== indigo ==
// Cordic
module Cordic #(parameter MODE = 0, STAGES = 8, WIDTH = 16, PHASE_WIDTH = 19)(
input wire                        in_clk,
input wire                        in_rst,
input wire                        in_enable,
input wire    [WIDTH-1:0]         in_x,
input wire    [WIDTH-1:0]         in_y,
input wire    [PHASE_WIDTH-1:0]   in_phase,
output wire                       out_valid,
output wire   [PHASE_WIDTH-1:0]   out_phase,
output wire   [WIDTH-1:0]         out_x,
output wire   [WIDTH-1:0]         out_y
);
localparam	ROTATIONAL = 0, 
			VECTORING  = 1;
wire signed   [WIDTH:0]         xn [STAGES:0];
wire signed   [WIDTH:0]         yn [STAGES:0];
wire signed   [PHASE_WIDTH-1:0]   zn [STAGES:0];
reg signed  [WIDTH:0]         xn_reg [STAGES:0];
reg signed  [WIDTH:0]         yn_reg [STAGES:0];
reg signed  [PHASE_WIDTH-1:0]   zn_reg [STAGES:0];
reg start;
generate
	if(MODE == ROTATIONAL) begin
reg [WIDTH-1:0] temp_x, temp_y;
reg [PHASE_WIDTH-1:0] temp_z;
always @ (posedge in_clk or negedge in_rst) 
begin
 if(!in_rst) begin
	temp_x <= 'b0;
	temp_y <= 'b0;
	temp_z <= 'b0; 
 end else if (start) begin
	temp_x <= in_x;
	temp_y <= in_y;
	temp_z <= in_phase;
	end
end
wire [PHASE_WIDTH-1:0] half_pi = 19'h19220;
wire [PHASE_WIDTH-1:0] z_limit = 19'h1b333;
reg [WIDTH-1:0] adjusted_x, adjusted_y;
reg [PHASE_WIDTH-1:0] adjusted_z;
always @ (*) 
begin
	if(temp_z[PHASE_WIDTH-1] == 1'b0 && temp_z > z_limit) begin
		adjusted_x = ~temp_y + 'b1;
		adjusted_y = temp_x;
		adjusted_z = temp_z - half_pi;
	end 
	else if(temp_z[PHASE_WIDTH-1] == 1'b1 && (~temp_z+19'b1) > z_limit) begin
		adjusted_x = temp_y;
		adjusted_y = ~temp_x + 'b1;
		adjusted_z = temp_z + half_pi;
	end 
	else begin
		adjusted_x = temp_x;
		adjusted_y = temp_y;
		adjusted_z = temp_z;
	end
end
assign xn[0] = {adjusted_x[WIDTH-1], adjusted_x};
assign yn[0] = {adjusted_y[WIDTH-1], adjusted_y};
assign zn[0] = adjusted_z;
end else if(MODE == VECTORING) begin
assign xn[0] = {in_x[WIDTH-1], in_x};
  ...
Size in the first run: roughly 5600 cells after synthesis, roughly 540 flip-flops, about 110 I/O pins, ~51000 um^2 of cells after synthesis.
make LEC_CHECK=0 CAP_MARGIN=20 CORE_MARGIN=2 CORE_UTILIZATION=72 CTS_CLUSTER_SIZE=100 SLEW_MARGIN=20 TNS_END_PERCENT=45 finish   # period 7.07 ns
run.sh (not shown) runs the stock make flow with config.mk's settings and CLKGATE_MAP_FILE=.
indigo finished all stages; layout check result: FAIL, due to setup timing.
--- input diff indigo..maple ---
# indigo
export LEC_CHECK = 0
export CAP_MARGIN = 20
export CORE_MARGIN = 2
export CORE_UTILIZATION = 72
export CTS_CLUSTER_SIZE = 100
export SLEW_MARGIN = 20
export TNS_END_PERCENT = 45
create_clock -name core_clock -period 7.07 [get_ports {in_clk}]
# maple
export LEC_CHECK = 0
export CAP_MARGIN = 20
export CORE_MARGIN = 2
export CORE_UTILIZATION = 72
export PLACE_DENSITY_LB_ADDON = 0.0
export SETUP_SLACK_MARGIN = 1.99
export SLEW_MARGIN = 20
create_clock -name core_clock -period 7.37 [get_ports {in_clk}]
--- outcome ---
- maple: all stages done; final checks FAILED (setup timing).
- maple: total buffers and inverters traversed by the critical path higher than indigo
- [maple] via count of the first global-routing pass rose 128 relative to indigo
- Per the comparison of maple with indigo, routed length on met2 went up, per-cell via count in the routed design about even, number of flip-flops and latches in the synthesized netlist now sits at about the same level.
The following lists how delta was set up differently from maple:
# maple
export LEC_CHECK = 0
export CAP_MARGIN = 20
export CORE_MARGIN = 2
export CORE_UTILIZATION = 72
export PLACE_DENSITY_LB_ADDON = 0.0
export SETUP_SLACK_MARGIN = 1.99
export SLEW_MARGIN = 20
create_clock -name core_clock -period 7.37 [get_ports {in_clk}]
# delta
export LEC_CHECK = 0
export CAP_MARGIN = 20
export CORE_MARGIN = 2
export CORE_UTILIZATION = 40
export SETUP_SLACK_MARGIN = -0.2
export SLEW_MARGIN = 20
create_clock -name core_clock -period 8.77 [get_ports {in_clk}]
Notes after the runs:
- Diff maple..delta | synthesized cell count | unchanged
- In the metrics for delta and maple, the one carrying the higher final setup violation count is maple.
- Going from maple to delta, overall via count from detail_route shrank by a few percent.
- maple and delta: one clean run, delta; the rest did not finish clean.
- The final report for maple shows a completed flow and a layout that fails verification, specifically setup timing.
- On layout-stage area growth over the synthesis result: between delta and maple, it ends up lower for maple.
- delta has more setup slack than maple.
- Routed wire length: lower on delta
Changes in quartz relative to delta:
# delta
export LEC_CHECK = 0
export CAP_MARGIN = 20
export CORE_MARGIN = 2
export CORE_UTILIZATION = 40
export SETUP_SLACK_MARGIN = -0.2
export SLEW_MARGIN = 20
create_clock -name core_clock -period 8.77 [get_ports {in_clk}]
# quartz
export LEC_CHECK = 0
export CAP_MARGIN = 20
export CORE_MARGIN = 2
export CORE_UTILIZATION = 72
export PLACE_DENSITY = 0.37
export SLEW_MARGIN = 20
create_clock -name core_clock -period 8.27 [get_ports {in_clk}]
Out of quartz and delta, the only run to close with the timing, design-rule and antenna checks passing was delta. Sort quartz and delta by first-pass GRT wire length, descending, and quartz comes first. Relative to delta, the average vias per placed instance of quartz is higher by 0.83. Number of enable-type register cells in the synthesized netlist came out exactly the same in quartz and delta. | average instance area after synthesis | delta vs quartz | ≈ equal |. On worst setup timing slack at the placement stage: quartz sits below delta.
